== job 4517 ==
==> flow/design.v <==
module Decoder (
input  wire [1:0] IN ,
output reg  [3:0] OUT
);
always @(*)
  begin
  OUT = 4'b0000 ;
    case (IN)
     2'b00 : OUT = 4'b0001 ;
     2'b01 : OUT = 4'b0010 ;          
     2'b10 : OUT = 4'b0100 ;     
     2'b11 : OUT = 4'b1000 ;     
   endcase
 end 
 endmodule
module ARITHMETIC_UNIT 
#( parameter IN_DATA_WIDTH = 16,
             OUT_DATA_WIDTH = 16
)
(
input  wire [IN_DATA_WIDTH-1:0]   A   ,
input  wire [IN_DATA_WIDTH-1:0]   B   ,
input  wire [1:0]                 ALU_FUNC ,
input  wire                       CLK ,
input  wire                       Arith_enable ,
output reg                        Carry_OUT,
output reg [OUT_DATA_WIDTH-1:0]   Arith_OUT,
output reg                        Arith_Flag
);
reg [OUT_DATA_WIDTH-1:0]  Arith_OUT_comb  ;
reg                       Arith_Flag_comb ;
wire                      Carry_OUT_comb  ;
always @ (posedge CLK)
 begin 
   Arith_OUT <= Arith_OUT_comb ;
   Carry_OUT <= Carry_OUT_comb ;
   Arith_Flag <= Arith_Flag_comb ;
	end
always @ (*)
 begin 
    Arith_OUT_comb = 1'b0 ;
    Arith_Flag_comb = 1'b0 ;
	if(Arith_enable)
      case (ALU_FUNC)
      2'b00 : begin
              Arith_OUT_comb = A + B ;
              Arith_Flag_comb = 1'b1 ;              
		      end
      2'b01 : begin
              Arith_OUT_comb = A - B ;
              Arith_Flag_comb = 1'b1 ;           
		      end
      2'b10 : begin
              Arith_OUT_comb = A * B ;
              Arith_Flag_comb = 1'b1 ;           
		      end
      2'b11 : begin
              Arith_OUT_comb = (B == 0) ? {IN_DATA_WIDTH{1'b1}} : A / B ;   
              Arith_Flag_comb = 1'b1 ;           
		      end
      endcase
	else
	 begin
      Arith_OUT_comb = 'b0 ;
      Arith_Flag_comb = 1'b0 ;
     end
 end
assign Carry_OUT_comb = Arith_OUT_comb [IN_DATA_WIDTH] ;
 endmodule
module LOGIC_UNIT 
#( parameter IN_DATA_WIDTH = 16 ,
             OUT_DATA_WIDTH = 16
)
(
input  wire [IN_DATA_WIDTH-1:0]  A   ,
input  wire [IN_DATA_WIDTH-1:0]  B   ,
input  wire [1:0]                ALU_FUNC ,
input  wire                      CLK ,
input  wire                      Logic_enable ,
output reg [OUT_DATA_WIDTH-1:0]  Logic_OUT,
output reg                       Logic_Flag
);
reg [OUT_DATA_WIDTH-1:0]  Logic_OUT_comb  ;
reg                       Logic_Flag_comb ;
always @ (posedge CLK)
 begin 
   Logic_OUT  <= Logic_OUT_comb ;
   Logic_Flag <= Logic_Flag_comb ;
	end
always @ (*)
 begin 
    Logic_OUT_comb = 1'b0 ;
    Logic_Flag_comb = 1'b0 ;
	if(Logic_enable)
      case (ALU_FUNC)
      2'b00 : begin
              Logic_OUT_comb = A & B ;
              Logic_Flag_comb = 1'b1 ;              
		      end
      2'b01 : begin
              Logic_OUT_comb = A | B ;
              Logic_Flag_comb = 1'b1 ;           
		      end
      2'b10 : begin
              Logic_OUT_comb = ~(A & B) ;
              Logic_Flag_comb = 1'b1 ;           
		      end
      2'b11 : begin
              Logic_OUT_comb = ~(A | B) ;
              Logic_Flag_comb = 1'b1 ;           
		      end
      endcase
	else
	 begin
      Logic_OUT_comb = 1'b0 ;
      Logic_Flag_comb = 1'b0 ;
     end
 end
 endmodule
module SHIFT_UNIT 
#( parameter IN_DATA_WIDTH = 16 ,
             OUT_DATA_WIDTH = 16
)
(
input  wire [IN_DATA_WIDTH-1:0]  A   ,
input  wire [IN_DATA_WIDTH-1:0]  B   ,
input  wire [1:0]                ALU_FUNC ,
input  wire                      CLK ,
input  wire                      Shift_enable ,
output reg  [OUT_DATA_WIDTH-1:0] Shift_OUT,
output reg                       Shift_Flag
);
reg [OUT_DATA_WIDTH-1:0]  Shift_OUT_comb  ;
reg                       Shift_Flag_comb ;
always @ (posedge CLK)
 begin 
   Shift_OUT  <= Shift_OUT_comb ;
   Shift_Flag <= Shift_Flag_comb ;
	end
always @ (*)
 begin 
    Shift_OUT_comb = 1'b0 ;
    Shift_Flag_comb = 1'b0 ;
	if(Shift_enable)
      case (ALU_FUNC)
      2'b00 : begin
              Shift_OUT_comb = A >> 1  ;
              Shift_Flag_comb = 1'b1 ;              
		      end
      2'b01 : begin
              Shift_OUT_comb = A << 1 ;
              Shift_Flag_comb = 1'b1 ;           
		      end
      2'b10 : begin
              Shift_OUT_comb = B >> 1 ;
              Shift_Flag_comb = 1'b1 ;           
		      end
      2'b11 : begin
              Shift_OUT_comb = B << 1 ;
              Shift_Flag_comb = 1'b1 ;           
		      end
      endcase
	else
	 begin
      Shift_OUT_comb = 1'b0 ;
      Shift_Flag_comb = 1'b0 ;
     end
 end
 endmodule
module CMP_UNIT 
#( parameter IN_DATA_WIDTH  = 16,
             OUT_DATA_WIDTH = 16
)
(
input  wire [IN_DATA_WIDTH-1:0]   A   ,
input  wire [IN_DATA_WIDTH-1:0]   B   ,
input  wire [1:0]                 ALU_FUNC ,
input  wire                       CLK ,
input  wire                       CMP_enable ,
output reg  [OUT_DATA_WIDTH-1:0]  CMP_OUT ,
output reg                        CMP_Flag
);
reg [OUT_DATA_WIDTH-1:0]  CMP_OUT_comb  ;
reg                       CMP_Flag_comb ;
always @ (posedge CLK)
 begin 
   CMP_OUT  <= CMP_OUT_comb ;
   CMP_Flag <= CMP_Flag_comb ;
	end
always @ (*)
 begin 
    CMP_OUT_comb = 1'b0 ;
    CMP_Flag_comb = 1'b0 ;
	if(CMP_enable)
      case (ALU_FUNC)
      2'b00 : begin
              CMP_OUT_comb = 'b0  ;
              CMP_Flag_comb = 1'b1 ;              
		      end
      2'b01 : begin
              CMP_Flag_comb = 1'b1 ;  
              if (A==B)
                CMP_OUT_comb = 'b1;
              else
                CMP_OUT_comb = 'b0;			  
		      end
      2'b10 : begin
              CMP_Flag_comb = 1'b1 ;  
              if (A>B)
                CMP_OUT_comb = 'b10;
              else
                CMP_OUT_comb = 'b0;			  
		      end
      2'b11 : begin
              CMP_Flag_comb = 1'b1 ; 
              if (A<B)
                CMP_OUT_comb = 'b11;
              else
                CMP_OUT_comb = 'b0;			  
		      end
      endcase
	else
	 begin
      CMP_OUT_comb = 'b0 ;
      CMP_Flag_comb = 1'b0 ;
     end
 end
 endmodule
module ALU_TOP 
#( parameter OP_DATA_WIDTH = 16 ,
             Arith_OUT_WIDTH = OP_DATA_WIDTH + OP_DATA_WIDTH ,            
             Logic_OUT_WIDTH = OP_DATA_WIDTH ,
             Shift_OUT_WIDTH = OP_DATA_WIDTH ,
             CMP_OUT_WIDTH = 3 
)
(
input  wire [OP_DATA_WIDTH-1:0]    A   ,
input  wire [OP_DATA_WIDTH-1:0]    B   ,
input  wire [3:0]                  ALU_FUNC ,
input  wire                        CLK ,
output wire [Arith_OUT_WIDTH-1:0]  Arith_OUT,
output wire                        Carry_OUT,
output wire                        Arith_Flag,
output wire [Logic_OUT_WIDTH-1:0]  Logic_OUT,
output wire                        Logic_Flag,
output wire [Shift_OUT_WIDTH-1:0]  Shift_OUT,
output wire                        Shift_Flag,
output wire [CMP_OUT_WIDTH-1:0]    CMP_OUT,
output wire                        CMP_Flag
);
wire                  CMP_enable ;
wire                  Shift_enable ;
wire                  Logic_enable ;
wire                  Arith_enable ;
Decoder U0 (
.IN(ALU_FUNC[3:2]),
.OUT({Shift_enable,CMP_enable,Logic_enable,Arith_enable})
);
ARITHMETIC_UNIT # ( .IN_DATA_WIDTH(OP_DATA_WIDTH), .OUT_DATA_WIDTH(Arith_OUT_WIDTH)) U0_ARITHMETIC_UNIT (
.A(A),
.B(B),
.ALU_FUNC(ALU_FUNC[1:0]),
.CLK(CLK),
.Arith_enable(Arith_enable),
.Arith_OUT(Arith_OUT),
.Carry_OUT(Carry_OUT),
.Arith_Flag(Arith_Flag)
);
LOGIC_UNIT # ( .IN_DATA_WIDTH(OP_DATA_WIDTH), .OUT_DATA_WIDTH(Logic_OUT_WIDTH)) U0_LOGIC_UNIT (
.A(A),
.B(B),
.ALU_FUNC(ALU_FUNC[1:0]),
.CLK(CLK),
.Logic_enable(Logic_enable),
.Logic_OUT(Logic_OUT),
.Logic_Flag(Logic_Flag)
);
SHIFT_UNIT # ( .IN_DATA_WIDTH(OP_DATA_WIDTH), .OUT_DATA_WIDTH(Shift_OUT_WIDTH)) U0_SHIFT_UNIT (
.A(A),
.B(B),
.ALU_FUNC(ALU_FUNC[1:0]),
.CLK(CLK),
.Shift_enable(Shift_enable),
.Shift_OUT(Shift_OUT),
.Shift_Flag(Shift_Flag)
);
CMP_UNIT # ( .IN_DATA_WIDTH(OP_DATA_WIDTH), .OUT_DATA_WIDTH(CMP_OUT_WIDTH)) U0_CMP_UNIT (
.A(A),
.B(B),
.ALU_FUNC(ALU_FUNC[1:0]),
.CLK(CLK),
.CMP_enable(CMP_enable),
.CMP_OUT(CMP_OUT),
.CMP_Flag(CMP_Flag)
);
endmodule
export LEC_CHECK = 0
export CAP_MARGIN = 20
export CORE_MARGIN = 2
export CORE_UTILIZATION = 72
export CTS_CLUSTER_DIAMETER = 112
export CTS_CLUSTER_SIZE = 38
export HOLD_SLACK_MARGIN = -0.02
export MIN_ROUTING_LAYER = met1
export PLACE_DENSITY_LB_ADDON = 0.06
export SETUP_SLACK_MARGIN = -2.0
export SLEW_MARGIN = 20
export TNS_END_PERCENT = 80
create_clock -name core_clock -period 100.0 [get_ports {CLK}]
run.sh (not shown) runs the stock make flow with config.mk's settings and CLKGATE_MAP_FILE=.
[job 4517] flow finished | final checks: failed | reasons: negative setup slack
Input-level comparison between job 6484 and job 4517:
==> flow/config.mk <==
export PLATFORM = sky130hd
export DESIGN_NAME = ALU_TOP
export DESIGN_NICKNAME = ALU_TOP
export VERILOG_FILES = /design/flow/design.v
export SDC_FILE = /design/flow/constraint.sdc
export NUM_CORES = 4
export LEC_CHECK = 0
export ABC_AREA = 1
export CAP_MARGIN = 5
export CELL_PAD_IN_SITES_DETAIL_PLACEMENT = 1
export CELL_PAD_IN_SITES_GLOBAL_PLACEMENT = 3
export CORE_ASPECT_RATIO = 0.6
export CORE_MARGIN = 7
export CORE_UTILIZATION = 56
export CTS_CLUSTER_DIAMETER = 66
export CTS_CLUSTER_SIZE = 54
export GPL_ROUTABILITY_DRIVEN = 1
export MAX_ROUTING_LAYER = met5
export MIN_ROUTING_LAYER = met1
export PLACE_DENSITY = 0.93
export SETUP_SLACK_MARGIN = 0.1
export SLEW_MARGIN = 20
export TNS_END_PERCENT = 80
==> results <==
Seen in the log of job 6484: GPL-0301 during global placement without I/O (3_1_place_gp_skip_io), after which the run never completed. Delta(distinct cell type count after synthesis, job 6484 - job 4517) < 0. [job 6484] adder and majority gate portion of the synthesized area fell 1.8 points relative to job 4517. Comparing job 6484 and job 4517, the lower synthesized cell count is on job 4517. Diff job 4517 -> job 6484 | die area | up by more than a quarter.
What job 532 does differently from job 6484 at the input level:
==> flow/config.mk <==
export PLATFORM = sky130hd
export DESIGN_NAME = ALU_TOP
export DESIGN_NICKNAME = ALU_TOP
export VERILOG_FILES = /design/flow/design.v
export SDC_FILE = /design/flow/constraint.sdc
export NUM_CORES = 4
export LEC_CHECK = 0
export CAP_MARGIN = 20
export CORE_MARGIN = 2
export CORE_UTILIZATION = 71
export CTS_CLUSTER_DIAMETER = 112
export CTS_CLUSTER_SIZE = 38
export HOLD_SLACK_MARGIN = -0.02
export MIN_ROUTING_LAYER = met1
export PLACE_DENSITY_LB_ADDON = 0.06
export SETUP_SLACK_MARGIN = -2.0
export SLEW_MARGIN = 20
export TNS_END_PERCENT = 80
Results
- Although job 532 finished all stages, its layout failed final checks on max-capacitance violations, max-slew violations, negative setup slack.
- Going from job 6484 to job 532, the core box area was found to have gone down by 16,000 µm².
- In job 532 the total cell area reported by yosys after synthesis turned out 5.4% lower than in job 6484.
- Xor and xnor fraction of the mapped netlist area came out lower on job 532 than on job 6484.
- Row count was higher in the run labelled job 532.
- The final reports for job 532 and job 6484 show post-synthesis cell area lower in the former.
- Sequential share of the synthesized area delta for job 532 relative to job 6484: 0.22 points higher
- Area fraction in compound gates after synthesis: job 532 > job 6484
- Against job 6484, job 532 comes in 1.8 points higher on share of synthesized cell area in full adder, half adder and majority cells.
Here is what was changed in the inputs of job 8354 compared with job 532.
==> flow/config.mk <==
export PLATFORM = sky130hd
export DESIGN_NAME = ALU_TOP
export DESIGN_NICKNAME = ALU_TOP
export VERILOG_FILES = /design/flow/design.v
export SDC_FILE = /design/flow/constraint.sdc
export NUM_CORES = 4
export LEC_CHECK = 0
export CAP_MARGIN = 20
export CORE_MARGIN = 2
export CORE_UTILIZATION = 42
export SLEW_MARGIN = 20
==> flow/constraint.sdc <==
create_clock -name core_clock -period 102.0 [get_ports {CLK}]
set_input_delay 20.4000 -clock core_clock [delete_from_list [all_inputs] [get_ports {CLK}]]
set_output_delay 20.4000 -clock core_clock [all_outputs]
set_load 0.01 [all_outputs]
==> comparison <==
- Job 8354: flow completed, timing, DRC and antenna clean
- First-pass GRT wire length went up by a few percent going from job 532 to job 8354.
- Via count of the first global-routing pass, job 8354 and job 532, higher one = job 532.
- Job 8354 reports a lower number of instances resized during post-cts repair than job 532 does.
- Compared with job 532, job 8354 improves relative max-transition margin.
- Job 8354 vs job 532: wire length down by a few percent
- Any difference in non-clock buffer count between job 532 and job 8354 is small enough to ignore.
- Routability congestion estimate from global placement is higher on job 532
